== lagoon ==
// SIMD
module SIMD(clk,rst,opcode,funct3,funct7,rd_data1,rd_data2,rd_data3,w_add,immed,instrc_add,wr_add,wr_data );
==> flow/config.mk <==
export PLATFORM = sky130hd
export DESIGN_NAME = SIMD
export DESIGN_NICKNAME = SIMD
export VERILOG_FILES = /design/flow/design.v
export SDC_FILE = /design/flow/constraint.sdc
export NUM_CORES = 4
export LEC_CHECK = 0
export CAP_MARGIN = 20
export CORE_MARGIN = 2
export CORE_UTILIZATION = 70
export CTS_CLUSTER_DIAMETER = 378
export CTS_CLUSTER_SIZE = 20
export GPL_TIMING_DRIVEN = 1
export MAX_ROUTING_LAYER = met4
export PLACE_DENSITY_LB_ADDON = 0.05
export SETUP_SLACK_MARGIN = 1.21
export SLEW_MARGIN = 20
==> flow/constraint.sdc <==
create_clock -name core_clock -period 5.87 [get_ports {clk}]
set_input_delay 1.1740 -clock core_clock [delete_from_list [all_inputs] [get_ports {clk}]]
set_output_delay 1.1740 -clock core_clock [all_outputs]
set_load 0.01 [all_outputs]
run.sh (not shown) runs the stock make flow with config.mk's settings and CLKGATE_MAP_FILE=.
Stage in which a tool error killed lagoon: 5_1_grt.
[inputs] fjord vs lagoon
Settings: removing SETUP_SLACK_MARGIN (formerly 1.21); removing GPL_TIMING_DRIVEN (formerly 1); removing CTS_CLUSTER_SIZE (formerly 20); removing CTS_CLUSTER_DIAMETER (formerly 378); removing PLACE_DENSITY_LB_ADDON (formerly 0.05); removing MAX_ROUTING_LAYER (formerly met4); changing CORE_UTILIZATION from 70 to 40; changing the clock period (ns, I/O delays scaled along) from 5.87 to 11.3.
Results
fjord: full flow OK, the timing, design-rule and antenna checks passed
[compare] base=lagoon new=fjord: post-synthesis chip area from yosys now sits at about the same level, full die area now sits higher, weighted congestion at the end of routability-driven global placement now sits lower.
Floorplan die width (fjord vs. lagoon) increases by more than a quarter
Sort fjord and lagoon by placed wire-length estimate, ascending, and fjord comes first.

========
Setup of job 101:
The RTL this note starts from:
==> flow/design.v <==
`timescale 1ns/1ps
module SIMD(clk,rst,opcode,funct3,funct7,rd_data1,rd_data2,rd_data3,w_add,immed,instrc_add,wr_add,wr_data );
input clk;   
input rst;   
input [6:0] opcode;  
input [2:0] funct3;  
input [6:0] funct7;  
input [15:0] rd_data1;   
input [15:0] rd_data2;   
input [15:0] rd_data3;   
input [4:0] w_add;   
input [11:0] immed;  
output [6:0]instrc_add;
output [4:0] wr_add;     
output [15:0] wr_data;   
wire [1:0]mode;
reg [12:0]op;
wire [3:0]scr_r;
wire scr;
wire [2:0]op_r;
wire [1:0]mac_hl;
wire [15:0]sig_ex;
wire [6:0]n_instrc_add;
wire [1:0]alu_mode;
wire [12:0]alu_op;
wire alu_scr;
wire signed[15:0]source1;
wire [15:0]data2;
wire signed[15:0]source3;
wire [15:0]exsig_data;
wire signed[15:0]source2;
wire signed[7:0]source1_8_1;
wire signed[7:0]source1_8_2;
wire signed[7:0]source2_8_1;
wire signed[7:0]source2_8_2;
wire signed[7:0]source3_8_1;
wire signed[7:0]source3_8_2;
wire signed[3:0]source1_4_1;
wire signed[3:0]source1_4_2;
wire signed[3:0]source1_4_3;
wire signed[3:0]source1_4_4;
wire signed[3:0]source2_4_1;
wire signed[3:0]source2_4_2;
wire signed[3:0]source2_4_3;
wire signed[3:0]source2_4_4;
wire signed[3:0]source3_4_1;
wire signed[3:0]source3_4_2;
wire signed[3:0]source3_4_3;
wire signed[3:0]source3_4_4;
reg [15:0]result_reg;
reg [31:0]mul_reg;
reg[91:0] pip_reg;
reg [6:0] instrc_add;  
assign scr_r=opcode[3:0];
assign op_r=opcode[6:4];
assign mac_hl=funct7[1:0];
always @(posedge clk)
    begin
        if(!rst)
            instrc_add<=0;
        else
            instrc_add<=n_instrc_add;
    end
assign mode=(funct3==3'b001)? 2'b01:
            (funct3==3'b010)? 2'b10:
            (funct3==3'b100)? 2'b11:2'b00;
assign scr=(scr_r==4'b0011)? 1:0;
always @ (opcode or funct7 or mac_hl)
    begin
        case (opcode)
            7'b0111011:begin
                            case(funct7)
                                7'b0000000: op=13'b0000_0000_0000_1;  
                                7'b0100000: op=13'b0000_0000_0001_0;  
                                7'b1000001: op=13'b0000_0000_0010_0;  
                                7'b1000010: op=13'b0000_0000_0100_0;  
                                7'b0001000: op=13'b0000_0000_1000_0;  
                                7'b0010000: op=13'b0000_0001_0000_0;  
                                7'b0011000: op=13'b0000_0010_0000_0;  
                                7'b0110000: op=13'b0000_0100_0000_0;  
                                default:op=13'b0000_0000_0000_0;  
                            endcase
                        end
             7'b1001011:begin
                            case(mac_hl)
                                2'b01:op=13'b0000_1000_0000_0;  
                                2'b10:op=13'b0001_0000_0000_0;  
                                default:op=13'b0000_0000_0000_0;  
                            endcase
                        end
             7'b0100011:op=13'b0010_0000_0000_0;  
             7'b1100011:op=13'b0100_0000_0000_0;  
             7'b1010011:op=13'b1000_0000_0000_0;  
             default:op=13'b0000_0000_0000_0;  
        endcase                                   
    end
assign sig_ex={{4{immed[10]}},immed};
assign n_instrc_add=instrc_add+3'b100;
always @(posedge clk)
    begin
        if(!rst)
            pip_reg <=0;
        else
            begin
                pip_reg[1:0]<=mode;  
                pip_reg[14:2]<=op;  
                pip_reg[15]<=scr;  
                pip_reg[31:16]<= rd_data1;  
                pip_reg[47:32]<= rd_data2;  
                pip_reg[63:48]<= rd_data3;  
                pip_reg[68:64]<= w_add;  
                pip_reg[91:76]<= sig_ex; 
            end 
    end
assign alu_mode=pip_reg[1:0];
assign alu_op=pip_reg[14:2];
assign alu_scr=pip_reg[15];
assign source1=pip_reg[31:16];
assign data2=pip_reg[47:32];
assign source3=pip_reg[63:48];
assign wr_add=pip_reg[68:64];
assign exsig_data=pip_reg[91:76];
assign source2=(alu_scr==1'b0)? data2:exsig_data;
assign source1_8_1=source1[7:0];
assign source1_8_2=source1[15:8];
assign source2_8_1=source2[7:0];
assign source2_8_2=source2[15:8];
assign source3_8_1=source3[7:0];
assign source3_8_2=source3[15:8];
assign source1_4_1=source1[3:0];
assign source1_4_2=source1[7:4];
assign source1_4_3=source1[11:8];
assign source1_4_4=source1[15:12];
assign source2_4_1=source2[3:0];
assign source2_4_2=source2[7:4];
assign source2_4_3=source2[11:8];
assign source2_4_4=source2[15:12];
assign source3_4_1=source3[3:0];
assign source3_4_2=source3[7:4];
assign source3_4_3=source3[11:8];
assign source3_4_4=source3[15:12];
always @(alu_op or alu_mode or source1 or source2 or source3 or source1_8_1 or source1_8_2 or 
         source2_8_1 or source2_8_2 or source3_8_1 or source3_8_2 or source1_4_1 or source1_4_2 or
         source1_4_3 or source1_4_4 or source2_4_1 or source2_4_2 or source2_4_3 or source2_4_4 or
         source3_4_1 or source3_4_2 or source3_4_3 or source3_4_3 or source3_4_4)
    begin
        mul_reg=0;
        result_reg=0;
        case(alu_op)
           13'b0000_0000_0000_1:begin
                                    case(alu_mode)
                                        2'b01:result_reg=source1+source2;  
                                        2'b10:result_reg={source1_8_2+source2_8_2,source1_8_1+source2_8_1};  
                                        2'b11:result_reg={source1_4_4+source2_4_4,source1_4_3+source2_4_3,source1_4_2+source2_4_2,source1_4_1+source2_4_1};  
                                        default:result_reg=0;
                                    endcase
                                end
           13'b0000_0000_0001_0:begin
                                    case(alu_mode)
                                        2'b01:result_reg=source1-source2;  
                                        2'b10:result_reg={source1_8_2-source2_8_2,source1_8_1-source2_8_1};  
                                        2'b11:result_reg={source1_4_4-source2_4_4,source1_4_3-source2_4_3,source1_4_2-source2_4_2,source1_4_1-source2_4_1};  
                                        default:result_reg=0;                       
                                    endcase
                                end
           13'b0000_0000_0010_0:begin
                                    case(alu_mode)
                                        2'b01:begin
                                                mul_reg=source1*source2;  
                                                result_reg=mul_reg[15:0];  
                                              end
                                        2'b10:begin
                                                mul_reg[15:0]=source1_8_1*source2_8_1;  
                                                mul_reg[31:16]=source1_8_2*source2_8_2;
                                                result_reg={mul_reg[23:16],mul_reg[7:0]}; 
                                              end
                                        2'b11:begin
                                                mul_reg[7:0]=source1_4_1*source2_4_1;  
                                                mul_reg[15:8]=source1_4_2*source2_4_2;
                                                mul_reg[23:16]=source1_4_3*source2_4_3;
                                                mul_reg[31:24]=source1_4_4*source2_4_4;
                                                result_reg={mul_reg[27:24],mul_reg[19:16],mul_reg[11:8],mul_reg[3:0]}; 
                                              end
                                        default:begin
                                                    result_reg=0;
                                                    mul_reg=0;
                                                end
                                    endcase
                                end
           13'b0000_0000_0100_0:begin
                                    case(alu_mode)
                                        2'b01:begin 
                                                mul_reg=source1*source2;  
                                                result_reg=mul_reg[31:16];  
                                              end
                                        2'b10:begin
                                                mul_reg[15:0]=source1_8_1*source2_8_1;  
                                                mul_reg[31:16]=source1_8_2*source2_8_2;
                                                result_reg={mul_reg[31:24],mul_reg[15:8]}; 
                                              end
                                        2'b11:begin
                                                mul_reg[7:0]=source1_4_1*source2_4_1;  
                                                mul_reg[15:8]=source1_4_2*source2_4_2;
                                                mul_reg[23:16]=source1_4_3*source2_4_3;
                                                mul_reg[31:24]=source1_4_4*source2_4_4;
                                                result_reg={mul_reg[31:28],mul_reg[23:20],mul_reg[15:12],mul_reg[7:4]}; 
                                              end
                                        default:begin
                                                    result_reg=0;
                                                    mul_reg=0;
                                                end
                                    endcase
                                end
           13'b0000_0000_1000_0:result_reg=source1&source2;  
           13'b0000_0001_0000_0:result_reg=source1|source2;  
           13'b0000_0010_0000_0:result_reg=source1^source2;  
           13'b0000_0100_0000_0:result_reg=~source1;  
           13'b0000_1000_0000_0:begin
                                    case(alu_mode)
                                        2'b01:begin
                                                mul_reg=source1*source2+{{16{1'b0}},source3};  
                                                result_reg=mul_reg[15:0];  
                                              end
                                        2'b10:begin
                                                mul_reg[15:0]=source1_8_1*source2_8_1+{{8{1'b0}},source3_8_1};  
                                                mul_reg[31:16]=source1_8_2*source2_8_2+{{8{1'b0}},source3_8_2};
                                                result_reg={mul_reg[23:16],mul_reg[7:0]}; 
                                              end
                                        2'b11:begin
                                                mul_reg[7:0]=source1_4_1*source2_4_1+{{4{1'b0}},source3_4_1};  
                                                mul_reg[15:8]=source1_4_2*source2_4_2+{{4{1'b0}},source3_4_2};
                                                mul_reg[23:16]=source1_4_3*source2_4_3+{{4{1'b0}},source3_4_3};
                                                mul_reg[31:24]=source1_4_4*source2_4_4+{{4{1'b0}},source3_4_4};
                                                result_reg={mul_reg[27:24],mul_reg[19:16],mul_reg[11:8],mul_reg[3:0]}; 
                                              end
                                        default:begin
                                                    result_reg=0;
                                                    mul_reg=0;
                                                end
                                    endcase
                                end
           13'b0001_0000_0000_0:begin
                                    case(alu_mode)
                                        2'b01:begin
                                                mul_reg=source1*source2+{{16{1'b0}},source3};  
                                                result_reg=mul_reg[31:16];  
                                              end
                                        2'b10:begin
                                                mul_reg[15:0]=source1_8_1*source2_8_1+{{8{1'b0}},source3_8_1};  
                                                mul_reg[31:16]=source1_8_2*source2_8_2+{{8{1'b0}},source3_8_2};
                                                result_reg={mul_reg[31:24],mul_reg[15:8]}; 
                                              end
                                        2'b11:begin
                                                mul_reg[7:0]=source1_4_1*source2_4_1+{{4{1'b0}},source3_4_1};  
                                                mul_reg[15:8]=source1_4_2*source2_4_2+{{4{1'b0}},source3_4_2};
                                                mul_reg[23:16]=source1_4_3*source2_4_3+{{4{1'b0}},source3_4_3};
                                                mul_reg[31:24]=source1_4_4*source2_4_4+{{4{1'b0}},source3_4_4};
                                                result_reg={mul_reg[31:28],mul_reg[23:20],mul_reg[15:12],mul_reg[7:4]}; 
                                              end
                                        default:begin
                                                    result_reg=0;
                                                    mul_reg=0;
                                                end                                    
                                    endcase
                                end
           13'b0010_0000_0000_0:result_reg=(source1<<source2);  
           13'b0100_0000_0000_0:result_reg=(source1>>source2);  
           13'b1000_0000_0000_0:result_reg=(source1<<<source2);  
           default:result_reg=0;
        endcase
    end
assign wr_data=result_reg;
endmodule
Settings: LEC_CHECK=0, CAP_MARGIN=20, CORE_MARGIN=7, CORE_UTILIZATION=33, CTS_CLUSTER_SIZE=20, GPL_TIMING_DRIVEN=0, PLACE_DENSITY=0.81, SETUP_SLACK_MARGIN=0.7, SLEW_MARGIN=20; clock period 18.5 ns.
Job 101 completed every stage of the flow, and the final layout passed the timing, design-rule and antenna checks.
For job 102, these inputs were changed with respect to job 101:
Settings: CORE_UTILIZATION changed from 33 to 58; CTS_CLUSTER_DIAMETER newly set to 379; CTS_CLUSTER_SIZE changed from 20 to 99.
Notes after the runs:
- Compared with job 101, clock power in job 102 increased by a few percent.
- Between job 101 and job 102, the difference in number of nets in the finished design is negligible.
- Via count of the first global-routing pass, job 101 and job 102: smaller value in job 101
- Job 102: met1 track demand over resource is 24 points higher than what job 101 reported.
What job 103 does differently from job 102 at the input level:
Settings: PLACE_DENSITY: 0.81 -> unset; CTS_CLUSTER_DIAMETER: 379 -> 397; CORE_UTILIZATION: 58 -> 72; ABC_AREA: unset -> 1; CTS_CLUSTER_SIZE: 99 -> 20; GPL_TIMING_DRIVEN: 0 -> 1.
### Flow results
Job 103 ended with more met3 track demand over resource than job 102. From job 102 to job 103 the numbers moved as follows: fmax rose 17%; count of non-filler cells in the finished layout went up by 14%. Job 103 completed every stage of the flow, and the final layout passed the timing, design-rule and antenna checks. Job 103 vs job 102: final cell area excluding filler cells up.
For job 104, these inputs were changed with respect to job 103:
Settings: setting PLACE_DENSITY_LB_ADDON to 0.05 for the first time; removing ABC_AREA (formerly 1); removing CTS_CLUSTER_DIAMETER (formerly 397); changing CORE_MARGIN from 7 to 2; changing CORE_UTILIZATION from 72 to 58; changing the clock period (ns, I/O delays scaled along) from 18.5 to 11.3.
Both conditions hold for job 104: the flow ran to the end and the final layout passed the timing, design-rule and antenna checks.
In the metrics for job 103 and job 104, the one carrying the lower count of buffers not belonging to the clock network in the layout is job 103.
Part of the power in the clock network: lower on job 103
Taking job 103 as the reference, in job 104 final cell count shows a reduction of 13%; total power saw an increase.
Changes in job 105 relative to job 104:
Settings: SETUP_SLACK_MARGIN removed (was 0.7); PLACE_DENSITY_LB_ADDON removed (was 0.05); GPL_TIMING_DRIVEN removed (was 1); CORE_UTILIZATION changed from 58 to 66; CTS_CLUSTER_SIZE removed (was 20); ABC_AREA newly set to 1; the clock period (ns, I/O delays scaled along) changed from 11.3 to 7.1.
- Of job 104 and job 105, only job 105 never reached the final stage.
- Job 105 did not finish; a tool error ended it in global routing.
- Area share of fa/ha/maj cells after synthesis (higher): job 104
- From job 104 to job 105 the numbers moved as follows: mux contribution to synthesized area decreased 1.7 points; number of distinct library cells after synthesis moved down; synthesized cell count increased 899.
- Relative to job 104, row count has gone down in job 105.
Power figures rest on the tool's default switching activity, not on a simulated workload.
